Setup of violet:
// bitcruncher_dp
module bitcruncher_dp(
    input         clk,
    input         rst_n,
    input  [21:0] ctrl,             
    input  [15:0] MBR_in_memory,
    output [7:0]  MAR_out_memory,
    output [15:0] MBR_out_memory,
    output [7:0]  IR_out,
    output [3:0]  ALUflags
    );
For scale: about 91 flip-flops, roughly 76 I/O pins.
make LEC_CHECK=0 ABC_AREA=1 CAP_MARGIN=20 CORE_ASPECT_RATIO=1.97 CORE_MARGIN=2 CORE_UTILIZATION=48 CTS_CLUSTER_DIAMETER=107 SLEW_MARGIN=20 finish   # period 40.0 ns
run.sh (not shown) runs the stock make flow with config.mk's settings and CLKGATE_MAP_FILE=.
Looking at the reports, violet completed the entire flow and the layout it produced met the timing, design-rule and antenna checks.
What willow does differently from violet at the input level:
- clearing CORE_ASPECT_RATIO, which used to be 1.97
- swapping 107 for 341 in CTS_CLUSTER_DIAMETER
- swapping 48 for 65 in CORE_UTILIZATION
- clearing ABC_AREA, which used to be 1
- swapping 40.0 for 26.2 in the clock period (ns, I/O delays scaled along)
Findings:
willow: all stages done; final checks FAILED (setup timing).
Per the comparison of willow with violet, pin count of the biggest net entering global routing rose 25, worst reg2reg path depth fell 15%.
willow ends up with a global-route usage that is 14 points higher than in violet.
willow ended up with u_ALU_ACC.ACC[1]$_DFFE_PN0P_ as its critical path launch point; violet ended up with u_BR.BRr[12]$_DFFE_PN0P_.
Number of standard cells in the layout, taps in and fillers out (lower): willow
Relative to willow, the following input files were edited for quartz:
- putting PLACE_DENSITY at 0.37 where nothing was set
- swapping 65 for 72 in CORE_UTILIZATION
- clearing CTS_CLUSTER_DIAMETER, which used to be 341
- putting CTS_CLUSTER_SIZE at 92 where nothing was set
- swapping 26.2 for 17.8 in the clock period (ns, I/O delays scaled along)
Findings:
Going from willow to quartz, standard cell area after detailed placement went up about 1.8%; number of library cell types mapped by synthesis held.
quartz vs. willow: overall die area fell by about 10%, post-CTS setup repair buffer count went up 47.
Taking quartz as 1.0, willow lands at 0.883 on final weighted congestion in routability-driven placement.
Taking willow as the reference, in quartz die extent in x decreased 4.9%; worst setup slack before clock tree synthesis decreased 6.82 ns.
Of quartz and willow, the higher area of the placeable core belongs to willow.
Per the comparison of quartz with willow, count of placed standard cells including taps has decreased; core utilization at floorplan has increased; maximum root-to-sink buffer count has remained practically unchanged.
quartz did not run to completion, as it errored out during global routing (5_1_grt).


The RTL this note starts from:
==> flow/design.v <==
`timescale 1ns / 1ps
module ALU_ACC(
    input         clk,
    input         rst_n,
    input         C8,     
    input         C9,     
    input         C13,    
    input         C15,    
    input         C16,    
    input         C17,    
    input         C18,    
    input         C19,    
    input         C20,    
    input         C21,    
    input  [15:0] BR_out,
    output [15:0] ALU_out,
    output reg [3:0] ALUflags  
    );
    reg [15:0] ACC;
    assign ALU_out = ACC;
    wire signed [15:0] sACC = ACC;
    wire signed [15:0] sBR  = BR_out;
    wire signed [31:0] prod = sACC * sBR;
    wire [16:0] sum  = {1'b0, ACC} + {1'b0, BR_out};
    wire [16:0] diff = {1'b0, ACC} - {1'b0, BR_out};
    wire [15:0] quot = (BR_out == 16'b0) ? 16'hFFFF : ACC / BR_out;
    reg  [15:0] res;
    always @(*) begin
        if (C17)      res = ACC >> 1;
        else if (C18) res = ACC << 1;
        else if (C19) res = ACC & BR_out;
        else if (C20) res = ACC | BR_out;
        else          res = ~ACC;
    end
    always @(posedge clk or negedge rst_n) begin
        if (!rst_n) begin
            ACC      <= 16'b0;
            ALUflags <= 4'b0;
        end
        else begin
            if (C8) begin
                ACC      <= 16'b0;
                ALUflags <= {1'b1, 3'b0};
            end
            else if (C9) begin
                ACC <= sum[15:0];
                ALUflags[3] <= (sum[15:0] == 16'b0);
                ALUflags[2] <= sum[16];
                ALUflags[1] <= (ACC[15] == BR_out[15]) && (sum[15] != ACC[15]);
                ALUflags[0] <= sum[15];
            end
            else if (C13) begin
                ACC <= diff[15:0];
                ALUflags[3] <= (diff[15:0] == 16'b0);
                ALUflags[2] <= (ACC < BR_out);
                ALUflags[1] <= (ACC[15] != BR_out[15]) && (diff[15] != ACC[15]);
                ALUflags[0] <= diff[15];
            end
            else if (C15) begin
                ACC <= prod[15:0];
                ALUflags[3] <= (prod[15:0] == 16'b0);
                ALUflags[2] <= 1'b0;
                ALUflags[1] <= (prod[31:16] != {16{prod[15]}});
                ALUflags[0] <= prod[15];
            end
            else if (C16) begin
                ACC <= quot;
                ALUflags[3] <= (quot == 16'b0);
                ALUflags[2] <= 1'b0;
                ALUflags[1] <= 1'b0;
                ALUflags[0] <= quot[15];
            end
            else if (C17 | C18 | C19 | C20 | C21) begin
                ACC <= res;
                ALUflags[3] <= (res == 16'b0);
                ALUflags[2] <= 1'b0;
                ALUflags[1] <= 1'b0;
                ALUflags[0] <= res[15];
            end
        end
    end
endmodule
`timescale 1ns / 1ps
    module BR(
    input clk,
    input rst_n,
    input C7,
    input [15:0] MBR_out,
    output [15:0] BR_out
    );
    reg [15:0] BRr;
    assign BR_out = BRr;
    always@(posedge clk or negedge rst_n) begin
        if(!rst_n) begin
            BRr <= 16'b0;
        end
        else begin
            if(C7) begin
                BRr <= MBR_out;  
            end
            else begin
                BRr <= BRr;
            end
        end
    end
endmodule
`timescale 1ns / 1ps
module IR(
    input clk,
    input rst_n,
    input C4,
    input [15:0] MBR_out,
    output [7:0] IR_out
    );
    reg [7:0] IRr;
    assign IR_out = IRr;
    always@(posedge clk or negedge rst_n) begin
        if(!rst_n) begin
            IRr <= 8'b0;
        end
        else begin
            if(C4) begin
                IRr <= MBR_out[15:8];
            end
            else begin
                IRr <= IRr;
            end
        end
    end
endmodule
`timescale 1ns / 1ps
module MAR(
    input clk,
    input rst_n,
    input C5,
    input C10,
    input [15:0] MBR_out,
    input [7:0] PC_out,
    output [7:0] MAR_out_memory
    );
    reg [7:0] MARr;
    assign MAR_out_memory = MARr;
    always@(posedge clk or negedge rst_n) begin
        if(!rst_n) begin
            MARr <= 8'b0;
        end
        else begin
            if(C5) begin
                MARr <= MBR_out[7:0];
            end
            else if(C10) begin
                MARr <= PC_out;
            end
            else begin
                MARr <= MARr;
            end
        end
    end
endmodule
`timescale 1ns / 1ps
module MBR(
    input clk,
    input rst_n,
    input C3,
    input C11,
    input C12,
    input [15:0] ALU_out,
    input [15:0] MBR_in_memory,
    output [15:0] MBR_out,
    output reg [15:0] MBR_out_memory
    );
    reg [15:0] MBRr;
    assign MBR_out = MBRr;
    always@(posedge clk or negedge rst_n) begin
        if(!rst_n) begin
            MBRr <= 16'b0;
        end
        else begin
            if(C3) begin
                MBRr <= MBR_in_memory;
            end
            else if(C12) begin
                MBRr <= ALU_out;
            end
            else begin
                MBRr <= MBRr;
            end
            if(C11) begin
                MBR_out_memory <= MBRr;
            end
        end
    end
endmodule
`timescale 1ns / 1ps
module PC(
    input clk,
    input rst_n,
    input C6,
    input C14,
    input [15:0] MBR_out,
    output [7:0] PC_out
    );
    reg [7:0] PCr;
    assign PC_out = PCr;
    always@(posedge clk or negedge rst_n) begin
        if(!rst_n) begin
            PCr <= 8'b0;
        end
        else begin
            if(C14) begin
                PCr <= MBR_out[15:8];  
            end
            else if(C6) begin
                PCr <= PCr + 1'b1;  
            end
            else begin
                PCr <= PCr;
            end
        end
    end
endmodule
`timescale 1ns / 1ps
module bitcruncher_dp(
    input         clk,
    input         rst_n,
    input  [21:0] ctrl,             
    input  [15:0] MBR_in_memory,
    output [7:0]  MAR_out_memory,
    output [15:0] MBR_out_memory,
    output [7:0]  IR_out,
    output [3:0]  ALUflags
    );
    wire [21:0] Control_Signals = ctrl;
    wire [15:0] MBR_out;
    wire [15:0] BR_out;
    wire [15:0] ALU_out;
    wire [7:0]  PC_out;
    MAR u_MAR(
    .clk     ( clk     ),
    .rst_n   ( rst_n   ),
    .C5      ( Control_Signals[5]  ),
    .C10     ( Control_Signals[10] ),
    .MBR_out ( MBR_out ),
    .PC_out  ( PC_out  ),
    .MAR_out_memory ( MAR_out_memory )
    );
    MBR u_MBR(
    .clk           ( clk           ),
    .rst_n         ( rst_n         ),
    .C3            ( Control_Signals[3]  ),
    .C11           ( Control_Signals[11] ),
    .C12           ( Control_Signals[12] ),
    .ALU_out       ( ALU_out       ),
    .MBR_in_memory ( MBR_in_memory ),
    .MBR_out       ( MBR_out       ),
    .MBR_out_memory ( MBR_out_memory )
    );
    ALU_ACC u_ALU_ACC(
    .clk     ( clk     ),
    .rst_n   ( rst_n   ),
    .C8      ( Control_Signals[8]  ),
    .C9      ( Control_Signals[9]  ),
    .C13     ( Control_Signals[13] ),
    .C15     ( Control_Signals[15] ),
    .C16     ( Control_Signals[16] ),
    .C17     ( Control_Signals[17] ),
    .C18     ( Control_Signals[18] ),
    .C19     ( Control_Signals[19] ),
    .C20     ( Control_Signals[20] ),
    .C21     ( Control_Signals[21] ),
    .BR_out  ( BR_out  ),
    .ALU_out ( ALU_out ),
    .ALUflags ( ALUflags )
    );
    PC u_PC(
    .clk     ( clk     ),
    .rst_n   ( rst_n   ),
    .C6      ( Control_Signals[6]  ),
    .C14     ( Control_Signals[14] ),
    .MBR_out ( MBR_out ),
    .PC_out  ( PC_out  )
    );
    IR u_IR(
    .clk     ( clk     ),
    .rst_n   ( rst_n   ),
    .C4      ( Control_Signals[4] ),
    .MBR_out ( MBR_out ),
    .IR_out  ( IR_out  )
    );
    BR u_BR(
    .clk     ( clk     ),
    .rst_n   ( rst_n   ),
    .C7      ( Control_Signals[7] ),
    .MBR_out ( MBR_out ),
    .BR_out  ( BR_out  )
    );
endmodule
clock: 23.7 ns
lec_check: 0
cap_margin: 15
core_margin: 2
core_utilization: 66
cts_cluster_size: 39
gpl_routability_driven: 1
max_routing_layer: met4
setup_slack_margin: 3.35
slew_margin: 20
tns_end_percent: 75
The baseline did not get past global routing (5_1_grt) on GRT-0232.
Rerun with:
--- a/flow/config.mk
+++ b/flow/config.mk
@@ -8 +8 @@
-export CAP_MARGIN = 15
+export CAP_MARGIN = 40
@@ -10,2 +10,3 @@
-export CORE_UTILIZATION = 66
-export CTS_CLUSTER_SIZE = 39
+export CORE_UTILIZATION = 68
+export CTS_CLUSTER_DIAMETER = 29
+export CTS_CLUSTER_SIZE = 24
@@ -14 +15 @@
-export SETUP_SLACK_MARGIN = 3.35
+export SETUP_SLACK_MARGIN = 2.29
==> flow/constraint.sdc (replaced) <==
create_clock -name core_clock -period 27.1 [get_ports {clk}]
set_input_delay 5.4200 -clock core_clock [delete_from_list [all_inputs] [get_ports {clk}]]
set_output_delay 5.4200 -clock core_clock [all_outputs]
set_load 0.01 [all_outputs]
After rerunning: The new run ran to the end with violations: negative setup slack; synthesized cell count stays the same; area after synthesis is unchanged; die size decreases by 2.9%.
Rerun with:
--- a/flow/config.mk
+++ b/flow/config.mk
@@ -8 +8,3 @@
-export CAP_MARGIN = 40
+export ABC_AREA = 1
+export CAP_MARGIN = 0
+export CORE_ASPECT_RATIO = 0.5
@@ -10,3 +12,3 @@
-export CORE_UTILIZATION = 68
-export CTS_CLUSTER_DIAMETER = 29
-export CTS_CLUSTER_SIZE = 24
+export CORE_UTILIZATION = 21
+export CTS_CLUSTER_DIAMETER = 101
+export CTS_CLUSTER_SIZE = 82
@@ -14,3 +16,3 @@
-export MAX_ROUTING_LAYER = met4
-export SETUP_SLACK_MARGIN = 2.29
-export SLEW_MARGIN = 20
+export PLACE_DENSITY = 0.79
+export SETUP_SLACK_MARGIN = -1.09
+export SLEW_MARGIN = 5
The new run passed the timing, design-rule and antenna checks.
Clock-buffer cell count went down by 4.
Die size went up to 3.3 times its value.
Synthesized cell count went up by 18%.
Worst setup slack improved by 2.5 ns.
Final area went down by about 4%.
Area after synthesis went up by about 4.3%.
Rerun with:
==> flow/config.mk (replaced) <==
export PLATFORM = sky130hd
export DESIGN_NAME = bitcruncher_dp
export DESIGN_NICKNAME = bitcruncher_dp
export VERILOG_FILES = /design/flow/design.v
export SDC_FILE = /design/flow/constraint.sdc
export NUM_CORES = 4
export LEC_CHECK = 0
export CAP_MARGIN = 0
export CORE_MARGIN = 2
export CORE_UTILIZATION = 71
export CTS_CLUSTER_DIAMETER = 27
export CTS_CLUSTER_SIZE = 24
export GPL_ROUTABILITY_DRIVEN = 1
export HOLD_SLACK_MARGIN = -0.09
export MAX_ROUTING_LAYER = met4
export SETUP_SLACK_MARGIN = 2.29
export SLEW_MARGIN = 20
export TNS_END_PERCENT = 75
=> The new run aborted during global routing (5_1_grt) on GRT-0232. Area after synthesis drops by a few percent. Die area drops by well over a third. Synthesized cell count drops by about a fifth.
